Setup of build 59:
==> flow/design.v (excerpt) <==
module apb_uart #(
    parameter SYSTEM_FREQUENCY = 50_000_000,
    parameter SAMPLING_RATE = 16
)(
    input pclk,  
    input preset_n,  
    input psel,
    input penable,
    input pwrite,
    input[11:0] paddr,
    input[3:0] pstrb,
    input[31:0] pwdata,
    output pready,
    output pslverr,
    output[31:0] prdata,
    output irq,
    output logic baud_o,
    output logic tick_rx, 
    input cts_n,
    input rx,
    output tx,
    output rts_n
);
    localparam logic [11:0] ADDR_TDR = 12'h000;
    localparam logic [11:0] ADDR_RDR = 12'h004;
    localparam logic [11:0] ADDR_LCR = 12'h008;
    localparam logic [11:0] ADDR_OCR = 12'h00C;
    localparam logic [11:0] ADDR_LSR = 12'h010;
    localparam logic [11:0] ADDR_FCR = 12'h014;
    localparam logic [11:0] ADDR_IER = 12'h018;
    localparam logic [11:0] ADDR_IIR = 12'h01C;
    localparam logic [11:0] ADDR_HCR = 12'h020;
    logic [31:0] tdr;
    logic [31:0] rdr;
    logic [31:0] lcr;
    logic [31:0] ocr;
    logic [31:0] lsr;
    logic [31:0] fcr;
    logic [31:0] ier;
    logic [31:0] iir;
    logic [31:0] hcr;
    logic [31:0] pwdata_d;
    logic psel_d;
    logic penable_d;
    logic pwrite_d;
    logic [11:0] paddr_d;
    logic [3:0] pstrb_d;
    always_ff @(posedge pclk or negedge preset_n) begin
        if(~preset_n) begin
             pwdata_d<= 0;
             psel_d <= 0;
             penable_d <= 0;
             pwrite_d <= 0;
             paddr_d <= 0;
             pstrb_d <= 0;
        end else begin
            pwdata_d <= pwdata;
  ...
For scale: roughly 3,800 cells after synthesis, ~0.034 mm2 of cells after synthesis.
export LEC_CHECK = 0
export ABC_AREA = 1
export CAP_MARGIN = 5
export CELL_PAD_IN_SITES_DETAIL_PLACEMENT = 2
export CORE_ASPECT_RATIO = 1.74
export CORE_MARGIN = 2
export CORE_UTILIZATION = 43
export CTS_CLUSTER_SIZE = 10
export GPL_TIMING_DRIVEN = 1
export SETUP_SLACK_MARGIN = 5.0
export SLEW_MARGIN = 20
create_clock -name core_clock -period 20.0 [get_ports {pclk}]
run.sh (not shown) runs the stock make flow with config.mk's settings and CLKGATE_MAP_FILE=.
Build 59 | status: complete | timing, DRC, antenna: pass
Input changes introduced in build 81 (baseline for comparison: build 59):
==> flow/config.mk <==
export PLATFORM = sky130hd
export DESIGN_NAME = apb_uart
export DESIGN_NICKNAME = apb_uart
export VERILOG_FILES = /design/flow/design.v
export SDC_FILE = /design/flow/constraint.sdc
export NUM_CORES = 4
export LEC_CHECK = 0
export CAP_MARGIN = 20
export CORE_MARGIN = 2
export CORE_UTILIZATION = 58
export CTS_CLUSTER_SIZE = 60
export MIN_ROUTING_LAYER = met2
export SLEW_MARGIN = 20
- [compare] base=build 59 new=build 81: met3 global-route usage increased 40 points; via count now smaller.
- [compare] base=build 59 new=build 81: area fraction in full adders, half adders and majority gates about even; die outline width rose 26 um; flop-to-flop setup slack fell 80 ps; met1 wire length fell about 100%.
- Of build 59 and build 81, build 81 shows the higher initial standard-cell utilization of the core, with build 59 below it.
- Between build 59 and build 81, the sequential power does not differ in any meaningful way.
Here is what was changed in the inputs of build 39 compared with build 81.
==> flow/config.mk <==
export PLATFORM = sky130hd
export DESIGN_NAME = apb_uart
export DESIGN_NICKNAME = apb_uart
export VERILOG_FILES = /design/flow/design.v
export SDC_FILE = /design/flow/constraint.sdc
export NUM_CORES = 4
export LEC_CHECK = 0
export CAP_MARGIN = 20
export CORE_MARGIN = 7
export CORE_UTILIZATION = 40
export SETUP_SLACK_MARGIN = 3.31
export SLEW_MARGIN = 20
Build 39 vs build 81, area growth from synthesis to layout went up by 0.96 points. In build 39 the initial antenna violation count turned out 3 higher than in build 81. The vias after detailed routing of build 39 falls short of that of build 81 by 9,012. Build 39 vs. build 81: share of the clock period used by the worst path ~0 delta, area occupied by multi-input gates essentially unchanged, total power down 2.5%, number of non-clock buffers in the layout saw an increase, clock buffer count in the final layout picked up an extra 12.
Here is what was changed in the inputs of build 45 compared with build 39.
-- flow/config.mk --
<<< build 39, line 7
export LEC_CHECK = 0
export CAP_MARGIN = 20
export CORE_MARGIN = 7
export CORE_UTILIZATION = 40
export SETUP_SLACK_MARGIN = 3.31
export SLEW_MARGIN = 20
>>> build 45, line 7
export LEC_CHECK = 0
export CAP_MARGIN = 20
export CELL_PAD_IN_SITES_DETAIL_PLACEMENT = 2
export CELL_PAD_IN_SITES_GLOBAL_PLACEMENT = 3
export CORE_MARGIN = 7
export CORE_UTILIZATION = 64
export CTS_CLUSTER_SIZE = 18
export MIN_ROUTING_LAYER = met2
export SETUP_SLACK_MARGIN = 5.0
export SLEW_MARGIN = 25
Notes after the runs:
Status(build 45) = ERROR, stage = global placement without I/O. Count of mapped cells out of synthesis: build 39 vs build 45 identical. Re arithmetic-cell share of the synthesized area counting full adders, half adders and majority gates: no difference whatsoever between build 39 and build 45. Post-synth tally of flip-flops with integrated enable: build 45 vs build 39, no meaningful difference. Compared with build 39, build 45 shows a lower die extent in y. As far as simple-gate share of the synthesized area goes, build 39 and build 45 are indistinguishable; the numbers are identical. Compared with build 39, in build 45 area of the core dropped 0.031 mm2; die size went down; row count now sits lower.

========
## main
apb_uart again, from the RTL that the note above started with.
make LEC_CHECK=0 ABC_AREA=1 CAP_MARGIN=20 CORE_ASPECT_RATIO=0.7 CORE_MARGIN=2 CORE_UTILIZATION=72 CTS_CLUSTER_DIAMETER=377 CTS_CLUSTER_SIZE=10 HOLD_SLACK_MARGIN=0.18 PLACE_DENSITY_LB_ADDON=0.12 SETUP_SLACK_MARGIN=0.99 SLEW_MARGIN=20 finish   # period 3.37 ns
Setup changes, main to the feature branch
# main
export LEC_CHECK = 0
export ABC_AREA = 1
export CAP_MARGIN = 20
export CORE_ASPECT_RATIO = 0.7
export CORE_MARGIN = 2
export CORE_UTILIZATION = 72
export CTS_CLUSTER_DIAMETER = 377
export CTS_CLUSTER_SIZE = 10
export HOLD_SLACK_MARGIN = 0.18
export PLACE_DENSITY_LB_ADDON = 0.12
export SETUP_SLACK_MARGIN = 0.99
export SLEW_MARGIN = 20
create_clock -name core_clock -period 3.37 [get_ports {pclk}]
# the feature branch
export LEC_CHECK = 0
export CAP_MARGIN = 20
export CORE_MARGIN = 2
export CORE_UTILIZATION = 72
export CTS_CLUSTER_SIZE = 50
export SETUP_SLACK_MARGIN = 0.89
export SLEW_MARGIN = 20
create_clock -name core_clock -period 3.37 [get_ports {pclk}]
The feature branch: PASS, flow complete, no timing, DRC or antenna violations
Global router's overall resource usage in the feature branch is 0.47 points higher than in main
main → the feature branch: post-synthesis adder-cell area fraction now sits at about the same level, count of unique library cells instantiated by Yosys now sits higher, area share of buffers outside the clock network now sits higher, area of the core region now sits lower.
main has a lower reported net switching power than the feature branch.
As of the feature branch, post-synthesis chip area from yosys had fallen by a few percent compared to main.

========
apb_uart again, from the RTL that the note above started with.
Design apb_uart, start of the top module:
module apb_uart #(
    parameter SYSTEM_FREQUENCY = 50_000_000,
    parameter SAMPLING_RATE = 16
)(
    input pclk,  
    input preset_n,  
    input psel,
    input penable,
    input pwrite,
    input[11:0] paddr,
    input[3:0] pstrb,
    input[31:0] pwdata,
    output pready,
    output pslverr,
    output[31:0] prdata,
    output irq,
    output logic baud_o,
    output logic tick_rx, 
    input cts_n,
    input rx,
    output tx,
    output rts_n
);
make LEC_CHECK=0 ABC_AREA=1 CAP_MARGIN=20 CELL_PAD_IN_SITES_DETAIL_PLACEMENT=0 CORE_ASPECT_RATIO=0.71 CORE_MARGIN=2 CORE_UTILIZATION=72 CTS_CLUSTER_DIAMETER=210 CTS_CLUSTER_SIZE=15 GPL_ROUTABILITY_DRIVEN=0 GPL_TIMING_DRIVEN=1 HOLD_SLACK_MARGIN=0.3 PLACE_DENSITY_LB_ADDON=0.01 SETUP_SLACK_MARGIN=0.96 SLEW_MARGIN=20 finish   # period 3.37 ns
The first run ran to the end with no violations.
Change:
==> flow/config.mk (replaced) <==
export PLATFORM = sky130hd
export DESIGN_NAME = apb_uart
export DESIGN_NICKNAME = apb_uart
export VERILOG_FILES = /design/flow/design.v
export SDC_FILE = /design/flow/constraint.sdc
export NUM_CORES = 4
export LEC_CHECK = 0
export ABC_AREA = 1
export CAP_MARGIN = 20
export CORE_MARGIN = 2
export CORE_UTILIZATION = 72
export CTS_CLUSTER_DIAMETER = 374
export CTS_CLUSTER_SIZE = 10
export SETUP_SLACK_MARGIN = 1.0
export SLEW_MARGIN = 20
=>
- sequential power stays flat
- register-to-register slack loses 180 ps
- worst setup slack loses 170 ps
- non-clock buffer count shrinks by 21
- clock-buffer cell count grows by 42
- sequential share of layout area shrinks by 1.0 points
- area after synthesis does not change
- total power grows by 13%
- cell count is about the same
- fmax shrinks by 6.8%
- global-route usage grows by 0.46 points
Power figures rest on the tool's default switching activity, not on a simulated workload.
